==> run a <==
Design sys_ref_core, start of the top module:
module sys_ref_core #(parameter DATA_WIDTH = 8, ADDR_WIDTH = 4)
(
 input   wire                      CLK,
 input   wire                      RST,             
 input   wire  [DATA_WIDTH-1:0]    UART_RX_DATA,
 input   wire                      UART_RX_Valid,
 input   wire                      FIFO_FULL,
 output  wire  [DATA_WIDTH-1:0]    FIFO_WR_DATA,
 output  wire                      FIFO_WR_INC,
 output  wire  [DATA_WIDTH-1:0]    UART_Config,
 output  wire  [DATA_WIDTH-1:0]    Div_Ratio,
 output  wire                      CLKDIV_EN
);
==> flow/config.mk <==
export PLATFORM = sky130hd
export DESIGN_NAME = sys_ref_core
export DESIGN_NICKNAME = sys_ref_core
export VERILOG_FILES = /design/flow/design.v
export SDC_FILE = /design/flow/constraint.sdc
export NUM_CORES = 4
export LEC_CHECK = 0
export CAP_MARGIN = 30
export CELL_PAD_IN_SITES_GLOBAL_PLACEMENT = 0
export CORE_MARGIN = 2
export CORE_UTILIZATION = 23
export CTS_CLUSTER_DIAMETER = 335
export CTS_CLUSTER_SIZE = 88
export GPL_ROUTABILITY_DRIVEN = 0
export HOLD_SLACK_MARGIN = -0.09
export PLACE_DENSITY = 0.82
export SLEW_MARGIN = 10
export TNS_END_PERCENT = 5
==> flow/constraint.sdc <==
create_clock -name core_clock -period 30.0 [get_ports {CLK}]
set_input_delay 6.0000 -clock core_clock [delete_from_list [all_inputs] [get_ports {CLK}]]
set_output_delay 6.0000 -clock core_clock [all_outputs]
set_load 0.01 [all_outputs]
run.sh (not shown) runs the stock make flow with config.mk's settings and CLKGATE_MAP_FILE=.
==> run b: changes against run a <==
Settings changed: CAP_MARGIN 30 to 20, CELL_PAD_IN_SITES_GLOBAL_PLACEMENT 0 to not set, CORE_UTILIZATION 23 to 72, CTS_CLUSTER_DIAMETER 335 to not set, CTS_CLUSTER_SIZE 88 to not set, GPL_ROUTABILITY_DRIVEN 0 to not set, HOLD_SLACK_MARGIN -0.09 to not set, PLACE_DENSITY 0.82 to 0.67, SLEW_MARGIN 10 to 20, TNS_END_PERCENT 5 to not set.
==> flow/constraint.sdc (replaced) <==
create_clock -name core_clock -period 25.4 [get_ports {CLK}]
set_input_delay 5.0800 -clock core_clock [delete_from_list [all_inputs] [get_ports {CLK}]]
set_output_delay 5.0800 -clock core_clock [all_outputs]
set_load 0.01 [all_outputs]
==> results <==
| item | run b | run a |
|---|---|---|
| Final worst-path setup slack | 0.646 ns | 2.12 ns |
| Met2 Use GR | 73.9% | 20.7% |
| Status | no timing/DRC/antenna violations | no timing/DRC/antenna violations |
| Die outline height | 157 um | 275 um |
| Arrival time at the worst endpoint | 25.09 ns | 28.19 ns |
| Detail-routed via count per cell | 7.16 | 5.39 |
| CORE AREA | 23,300 um^2 | 73,000 um^2 |
| Cell area reported after detailed placement | 18,100 um^2 | 18,400 um^2 |
| Area taken by flip-flops and latches | 4610 um^2 | 4610 um^2 |
| Number of clock-tree buffers in the layout | 17 | 18 |
| Buffer count from post-CTS setup fixing | 5 | 0 |
| Total length of routed met2 wires | 26,600 um | 22,600 um |
| Non-clock buffer count | 167 | 82 |
| Later-pin clock latency in the skew report | 0.46 ns | 0.44 ns |

==> build 5 <==
==> flow/design.v <==
module SYS_CTRL #( parameter ADDR_WIDTH = 4, DATA_WIDTH = 8) (
	input	wire							CLK,
	input	wire							RST,
	input	wire	[DATA_WIDTH-1:0]		UART_RX_DATA,   	 
	input	wire							UART_RX_Valid,		 
	input	wire							FIFO_FULL,
	output	reg		[DATA_WIDTH-1:0]		FIFO_WR_DATA,
	output	reg								FIFO_WR_INC,    
	input	wire	[DATA_WIDTH*2-1:0]		ALU_OUT,      
	input	wire							ALU_OUT_Valid, 
	output	reg								ALU_EN,  
	output	reg		[3:0]					ALU_FUN,     
	output	reg								CLKG_EN,    
	output	reg 							CLKDIV_EN,
	input	wire	[DATA_WIDTH-1:0]		Rd_Reg,       
	input	wire							Rd_Reg_Valid, 
	output	reg		[DATA_WIDTH-1:0]		Wr_Reg,   
	output	reg 	[ADDR_WIDTH-1:0]		Addr,  
	output	reg 							RdEn,  
	output	reg 							WrEn
	);
typedef enum bit [3:0] {
		IDLE        	= 4'b0000,
		RF_Wr_Addr 		= 4'b0001,
		RF_Wr_Data  	= 4'b0011,
		RF_Rd_Addr  	= 4'b0010,
		FIFO_WRITE_RF 	= 4'b0110,
		Operand_A   	= 4'b0111,
		Operand_B 		= 4'b0101,
		FUN_of_ALU  	= 4'b0100,
		ALU_Save_OUT    = 4'b1100,
		ALU_1st_Byte    = 4'b1101,
		ALU_2nd_Byte    = 4'b1111
} state;						
state 	current_state, next_state;
reg [ADDR_WIDTH-1:0] 	ADDR_REG; 
reg 					ADDR_REG_CHECK;   
reg [DATA_WIDTH*2-1:0]	ALU_OUT_REG;
reg 					ALU_OUT_REG_CHECK;   
always@(posedge CLK or negedge RST) 
 begin
	if (!RST) 
	 begin
	  current_state <= IDLE;		
	 end
	else 
	 begin
	  current_state <= next_state;
	 end
 end
always@(*)
 begin
 	next_state = IDLE;
 	WrEn        = 1'b0;
 	RdEn        = 1'b0;
 	CLKG_EN     = 1'b0;
 	CLKDIV_EN   = 1'b1;
 	ALU_EN      = 1'b0;
 	FIFO_WR_INC = 1'b0;
 	Addr          = 'b0;
 	Wr_Reg        = 'b0;
 	ALU_FUN       = 'b0;
 	FIFO_WR_DATA  = 'b0;
 	ALU_OUT_REG_CHECK = 1'b0;
 	ADDR_REG_CHECK    = 1'b0;
 	case (current_state)
 	 IDLE : begin
 	 		 if (UART_RX_Valid)
 	 		  begin
 	 		   case (UART_RX_DATA)
 	 		    'hAA : begin
 	 		  		    next_state = RF_Wr_Addr;
 	 		  		   end
 	 		    'hBB : begin
 	 		  		    next_state = RF_Rd_Addr; 
 	 		  		   end
 	 		    'hCC : begin
 	 		  		    next_state = Operand_A; 
 	 		  		   end
 	 		    'hDD : begin
 	 		  		    next_state = FUN_of_ALU; 
 	 		  		   end
 	 		  	default: begin
 	 		  			  next_state = IDLE;
 	 		  			 end
 	 		   endcase
 	 		  end
 	 		end
 	 RF_Wr_Addr : begin
 	 			   if (UART_RX_Valid)
 	 			    begin
 	 			     ADDR_REG_CHECK = 1'b1;
 	 			     next_state = RF_Wr_Data;
 	 			    end
 	 			   else
 	 			    begin
 	 			     ADDR_REG_CHECK = 1'b0;
 	 			     next_state = RF_Wr_Addr;
 	 			    end
 	 			  end
 	 RF_Wr_Data : begin
 	 			   if (UART_RX_Valid)
 	 			    begin
 	 			     WrEn = 1'b1;
 	 			     Addr = ADDR_REG;
 	 			     Wr_Reg = UART_RX_DATA;
 	 			     next_state = IDLE;	
 	 			    end
 	 			   else
 	 			    begin
 	 			     next_state = RF_Wr_Data;
 	 			    end
 	 			  end
 	 RF_Rd_Addr : begin
 	 			   if (UART_RX_Valid)
 	 			    begin
 	 			     RdEn = 1;
 	 			     Addr = UART_RX_DATA[ADDR_WIDTH-1:0];
 	 			     next_state = FIFO_WRITE_RF; 	 			     
 	 			    end
 	 			   else
 	 			    begin
 	 			     next_state = RF_Rd_Addr;
 	 			    end
 	 			  end
  	 FIFO_WRITE_RF : begin
 	 			   if (!FIFO_FULL)    
 	 			    begin
 	 			     FIFO_WR_DATA = Rd_Reg;
 	 			     FIFO_WR_INC = 1'b1;
 	 			     next_state = IDLE; 	 			     
 	 			    end
 	 			   else
 	 			    begin
 	 			     next_state = FIFO_WRITE_RF;
 	 			    end
 	 			  end
 	 Operand_A : begin
 	 			   if (UART_RX_Valid)
 	 			    begin
 	 			     WrEn = 1'b1;
 	 			     Addr = 'b0;
 	 			     Wr_Reg = UART_RX_DATA;
 	 			     next_state = Operand_B;	
 	 			    end
 	 			   else
 	 			    begin
 	 			     next_state = Operand_A;
 	 			    end
 	 			 end
 	 Operand_B : begin
 	 			   if (UART_RX_Valid)
 	 			    begin
 	 			     WrEn = 1'b1;
 	 			     Addr = 'b1;
 	 			     Wr_Reg = UART_RX_DATA;
 	 			     next_state = FUN_of_ALU;	
 	 			    end
 	 			   else
 	 			    begin
 	 			     next_state = Operand_B;
 	 			    end
 	 			 end
 	 FUN_of_ALU : begin
 	 			   CLKG_EN = 1'b1;
 	 			   if (UART_RX_Valid)
 	 			    begin
 	 			     ALU_EN = 1'b1;
 	 			     ALU_FUN = UART_RX_DATA[3:0];
 	 			     next_state = ALU_Save_OUT;
 	 			    end
 	 			   else
 	 			    begin
 	 			     next_state = FUN_of_ALU;
 	 			    end
 	 			 end
 	 ALU_Save_OUT : begin
	 	 			  CLKG_EN = 1'b1;
	 	 			  if (ALU_OUT_Valid)
	 	 			   begin
	 	 			    ALU_OUT_REG_CHECK = 1'b1;
	 	 			    next_state = ALU_1st_Byte;
	 	 			   end
	 	 			  else
	 	 			   begin
	 	 			   	ALU_OUT_REG_CHECK = 1'b0;
	 	 			    next_state = ALU_Save_OUT;
	 	 			   end
 	 			     end
 	 ALU_1st_Byte : begin
 	 				 CLKG_EN = 1'b1;
	 	 			 if (!FIFO_FULL)
	 	 			  begin
	 	 			   FIFO_WR_INC = 1'b1;
	 	 			   FIFO_WR_DATA = ALU_OUT_REG[DATA_WIDTH-1:0];
	 	 			   next_state = ALU_2nd_Byte;
	 	 			  end
	 	 			 else
	 	 			  begin
	 	 			   next_state = ALU_1st_Byte;
	 	 			  end
	 	 			end
 	 ALU_2nd_Byte : begin
 	 				 CLKG_EN = 1'b1;
	 	 			 if (!FIFO_FULL)
	 	 			  begin
	 	 			   FIFO_WR_INC = 1'b1;
	 	 			   FIFO_WR_DATA = ALU_OUT_REG[2*DATA_WIDTH-1:DATA_WIDTH];
	 	 			   next_state = IDLE;
	 	 			  end
	 	 			 else
	 	 			  begin
	 	 			   next_state = ALU_2nd_Byte;
	 	 			  end
	 	 			end
 	 default : begin
 	 			next_state = IDLE;
 	 		   end
 	endcase
 end
always@(posedge CLK or negedge RST)
 begin
 	if (!RST)
 	 begin
 	 	ADDR_REG <= 'b0;
 	 end
 	else if (ADDR_REG_CHECK)
 	 begin
 	 	ADDR_REG <= UART_RX_DATA[ADDR_WIDTH-1:0];
 	 end
 end
always@(posedge CLK or negedge RST)
 begin
 	if (!RST)
 	 begin
 	 	ALU_OUT_REG <= 'b0;
 	 end
 	else if (ALU_OUT_REG_CHECK)
 	 begin
 	 	ALU_OUT_REG <= ALU_OUT;
 	 end
 end
endmodule
module Register_File #( parameter ADDR_WIDTH = 4, DATA_WIDTH = 8, MEM_DEPTH = 16) (
	input	wire 	[DATA_WIDTH-1:0]		WrData,
	input	wire 	[ADDR_WIDTH-1:0]		Adresss,
	input 	wire 							WrEn,
	input	wire 							RdEn,
	input 	wire 							CLK,
	input 	wire 							RST,
	output 	reg 	[DATA_WIDTH-1:0]		RdData,
	output	reg 							RdData_Valid,
	output	wire 	[DATA_WIDTH-1:0]		REG0,
	output	wire 	[DATA_WIDTH-1:0]		REG1,
	output	wire 	[DATA_WIDTH-1:0]		REG2,
	output	wire 	[DATA_WIDTH-1:0]		REG3 
	);
reg [DATA_WIDTH-1:0] Memory [MEM_DEPTH-1:0];
integer i;
always@(posedge CLK or negedge RST)
 begin
 	if (!RST)
 	 begin
 	 	RdData <= 'b0;
 	 	RdData_Valid <= 1'b0;
 	 	for (i=0; i<MEM_DEPTH; i=i+1)
 	 	 begin
 	 	  if(i == 2)
 	 	  	Memory[i] <= 'b10000001;    
 	 	  else if (i == 3)
 	 	  	Memory[i] <= 'b00100000;      
 	 	  else
 	 	  	Memory[i] <= 'b0;
 	 	 end
 	 end
 	else
 	 begin
 	 	if (WrEn && !RdEn)
 	 	 begin
 	 	 	Memory[Adresss] <= WrData;
 	 	 end
 	 	else if (RdEn && !WrEn)
 	 	 begin
 	 	 	RdData <= Memory[Adresss];
 	 	 	RdData_Valid <= 1'b1;
 	 	 end
 	 	else
 	 	 begin
 	 	 	RdData_Valid <= 1'b0;
 	 	 end
 	 end
 end
assign REG0 = Memory[0];
assign REG1 = Memory[1];
assign REG2 = Memory[2];
assign REG3 = Memory[3];
 endmodule
module ALU_16B #( parameter OPER_WIDTH = 8, OUT_WIDTH = OPER_WIDTH*2) (
input		wire		[OPER_WIDTH-1:0]		A,
input		wire		[OPER_WIDTH-1:0]		B,
input		wire												EN,
input		wire		[3:0]								ALU_FUN,
input		wire												CLK,
input		wire												CLK_EN,    
input		wire												RST,
output	reg			[OUT_WIDTH-1:0]			ALU_OUT,
output	reg													OUT_VALID
	);
reg [OUT_WIDTH-1:0] ALU_OUT_Comb;
reg                 OUT_VALID_Comb;
always @(posedge CLK or negedge RST)
 begin
  if(!RST)
   begin
    ALU_OUT   <= 'b0;
    OUT_VALID <= 1'b0;	
   end
  else if (CLK_EN)
   begin  
    ALU_OUT   <= ALU_OUT_Comb;
    OUT_VALID <= OUT_VALID_Comb;
   end	
 end 
always@(*)
 begin
   OUT_VALID_Comb = 1'b0;
   ALU_OUT_Comb   = 'b0;
   if(EN)
    begin
     OUT_VALID_Comb = 1'b1;
		 case (ALU_FUN)
		 4'b0000 : begin
		 						ALU_OUT_Comb = A + B; 							 
		           end 
		4'b0001 : begin
		 						ALU_OUT_Comb = A - B;       				 
			      	end
		 4'b0010 : begin
								ALU_OUT_Comb = A * B;       				 
	   			  	 end
		 4'b0011 : begin
		 						ALU_OUT_Comb = (B == 8'b0) ? 16'b0 : A / B;       				 
		 	 	   		 end
		 4'b0100 : begin
								ALU_OUT_Comb = A & B;      				   
				   		 end
		 4'b0101 : begin
								ALU_OUT_Comb = A | B;       				 
			  	  	 end
		 4'b0110 : begin
								ALU_OUT_Comb = ~ (A & B);      			 
				   		 end
		 4'b0111 : begin
								ALU_OUT_Comb = ~ (A | B);      			 
			 	   		 end
		 4'b1000 : begin
								ALU_OUT_Comb = A ^ B;       				 
				   		 end
		 4'b1001 : begin
								ALU_OUT_Comb = ~(A ^ B);      			 
				   		 end
		 4'b1010 : begin
								if (A == B)             						 
								 begin
								  ALU_OUT_Comb = 'd1;
								 end
								else 
								 begin
								  ALU_OUT_Comb = 'd0;
								 end
				   		 end
		 4'b1011 : begin
								if (A > B)              						 
								 begin
								  ALU_OUT_Comb = 'd2;
								 end
								else
								 begin
								  ALU_OUT_Comb = 'd0;
								 end
				   		 end
		 4'b1100 : begin
						    if (A < B)              						 
							   begin
							    ALU_OUT_Comb = 'd3;
							   end
							  else
							   begin
							    ALU_OUT_Comb = 'd0;
							   end
				   	   end
		 4'b1101 : begin
						    ALU_OUT_Comb = A >> 1;      				 
						   end
		 4'b1110 : begin
								ALU_OUT_Comb = A << 1;     			 		 
						   end
		 default : begin
								ALU_OUT_Comb = 'b0;
							 end
		 endcase
		end
   else 
    begin
   	 OUT_VALID_Comb = 1'b0;
    end
 end
endmodule
module sys_ref_core #(parameter DATA_WIDTH = 8, ADDR_WIDTH = 4)
(
 input   wire                      CLK,
 input   wire                      RST,             
 input   wire  [DATA_WIDTH-1:0]    UART_RX_DATA,
 input   wire                      UART_RX_Valid,
 input   wire                      FIFO_FULL,
 output  wire  [DATA_WIDTH-1:0]    FIFO_WR_DATA,
 output  wire                      FIFO_WR_INC,
 output  wire  [DATA_WIDTH-1:0]    UART_Config,
 output  wire  [DATA_WIDTH-1:0]    Div_Ratio,
 output  wire                      CLKDIV_EN
);
wire                      WrEn;
wire                      RdEn;
wire  [ADDR_WIDTH-1:0]    Addr;
wire  [DATA_WIDTH-1:0]    Wr_Reg;
wire  [DATA_WIDTH-1:0]    Rd_Reg;
wire                      Rd_Reg_Valid;
wire  [DATA_WIDTH-1:0]    Operand_A;
wire  [DATA_WIDTH-1:0]    Operand_B;
wire  [3:0]               ALU_FUN;
wire                      ALU_EN;
wire                      CLKG_EN;
wire  [DATA_WIDTH*2-1:0]  ALU_OUT;
wire                      ALU_OUT_Valid;
SYS_CTRL U0_SYS_CTRL (
	.CLK(CLK),
	.RST(RST),
	.UART_RX_DATA(UART_RX_DATA),
	.UART_RX_Valid(UART_RX_Valid),
	.FIFO_FULL(FIFO_FULL),
	.FIFO_WR_DATA(FIFO_WR_DATA),
	.FIFO_WR_INC(FIFO_WR_INC),
	.ALU_OUT(ALU_OUT),
	.ALU_OUT_Valid(ALU_OUT_Valid),
	.ALU_EN(ALU_EN),
	.ALU_FUN(ALU_FUN),
	.CLKG_EN(CLKG_EN),
	.CLKDIV_EN(CLKDIV_EN),
	.Rd_Reg(Rd_Reg),
	.Rd_Reg_Valid(Rd_Reg_Valid),
	.Wr_Reg(Wr_Reg),
	.Addr(Addr),
	.RdEn(RdEn),
	.WrEn(WrEn)
	);
Register_File U0_Register_File (
	.WrData(Wr_Reg),
	.Adresss(Addr),
	.WrEn(WrEn),
	.RdEn(RdEn),
	.CLK(CLK),
	.RST(RST),
	.RdData(Rd_Reg),
	.RdData_Valid(Rd_Reg_Valid),
	.REG0(Operand_A),
	.REG1(Operand_B),
	.REG2(UART_Config),
	.REG3(Div_Ratio)
	);
ALU_16B U0_ALU_16B (
	.A(Operand_A),
	.B(Operand_B),
	.EN(ALU_EN),
	.ALU_FUN(ALU_FUN),
	.CLK(CLK),
	.CLK_EN(CLKG_EN),
	.RST(RST),
	.ALU_OUT(ALU_OUT),
	.OUT_VALID(ALU_OUT_Valid)
	);
endmodule
==> flow/run.sh <==
#!/bin/bash
# the make line also repeats each setting of config.mk as NAME=value (left out here)
make -C /OpenROAD-flow-scripts/flow DESIGN_CONFIG=/design/flow/config.mk WORK_HOME=/design/flow/orfs CLKGATE_MAP_FILE= finish
==> flow/config.mk <==
export PLATFORM = sky130hd
export DESIGN_NAME = sys_ref_core
export DESIGN_NICKNAME = sys_ref_core
export VERILOG_FILES = /design/flow/design.v
export SDC_FILE = /design/flow/constraint.sdc
export NUM_CORES = 4
export LEC_CHECK = 0
export ABC_AREA = 1
export CAP_MARGIN = 20
export CORE_MARGIN = 2
export CORE_UTILIZATION = 72
export CTS_CLUSTER_SIZE = 10
export PLACE_DENSITY = 0.6
export SETUP_SLACK_MARGIN = 1.9
export SLEW_MARGIN = 20
==> flow/constraint.sdc <==
create_clock -name core_clock -period 27.8 [get_ports {CLK}]
set_input_delay 5.5600 -clock core_clock [delete_from_list [all_inputs] [get_ports {CLK}]]
set_output_delay 5.5600 -clock core_clock [all_outputs]
set_load 0.01 [all_outputs]
==> build 89 (differences from build 5) <==
- ABC_AREA: 1 -> unset
- CORE_UTILIZATION: 72 -> 56
- CTS_CLUSTER_DIAMETER: unset -> 332
- CTS_CLUSTER_SIZE: 10 -> 93
- SETUP_SLACK_MARGIN: 1.9 -> unset
==> flow/constraint.sdc (replaced) <==
create_clock -name core_clock -period 30.0 [get_ports {CLK}]
set_input_delay 6.0000 -clock core_clock [delete_from_list [all_inputs] [get_ports {CLK}]]
set_output_delay 6.0000 -clock core_clock [all_outputs]
set_load 0.01 [all_outputs]
==> results <==
- Of build 89 and build 5, build 89 has the higher synthesized area (gap 0.62%, measured against build 5).
- Of build 89 and build 5, build 89 has the higher sequential share of layout area (gap 0.75 points).
- Against build 5, the fmax of build 89 is lower by about 9%.
- Non-clock buffer count: build 89 is lower than build 5 (43).
- Build 89 produced a clean layout. Build 5 completed without violations.
- Against build 89, the core utilization of build 5 is higher by 22 points.
- Sequential cell count is the same in build 89 and build 5.
- Against build 5, the worst hold slack of build 89 is higher by 0.0063 ns.
- Die area: build 89 is larger than build 5 (about 30%).
- Against build 89, the register-to-register slack of build 5 is better by 0.34 ns.
- In build 5 the synthesized cell count is higher than in build 89, by 26%.
==> figures <==
| metric | build 5 | build 89 |
|---|---|---|
| Result of the run | finished clean | finished clean |
| Yosys stat cell total | 2341 | 1853 |
| Met2 Routed Length | 24200 um | 25700 um |
| Critical path's largest stage delay | 0.53 ns | 0.61 ns |
| Relative slew slack | 29.6% | 31.7% |
| Hold Crit Endpoint | U0_Register_File.Memory[12][0] | U0_ALU_16B.ALU_OUT[6] |
| Launching instance or port of the critical path | U0_Register_File.Memory[1][7] | U0_Register_File.Memory[1][3] |
| Met1 Resource Use GR | 55.6% | 41.9% |
| Number of antenna violations at the first check in global routing | 2 | 0 |
| Logic cell area | 11200 sq um | 11700 sq um |
| Chip area estimate from yosys synthesis | 16800 sq um | 17000 sq um |
| Post-synth mux share | 0.401% | 11.2% |
| Tap cells | 313 | 390 |
| Worst r2r src | U0_Register_File.Memory[1][7] | U0_Register_File.Memory[1][3] |
| Portion of the clock cycle consumed by the worst path in the final layout | 91.4% | 93.2% |
| Startpoint of the most critical hold path | U0_Register_File.Memory[12][0] | U0_ALU_16B.ALU_OUT[6] |
| Number of gates given a new drive strength after cts | 24 | 0 |
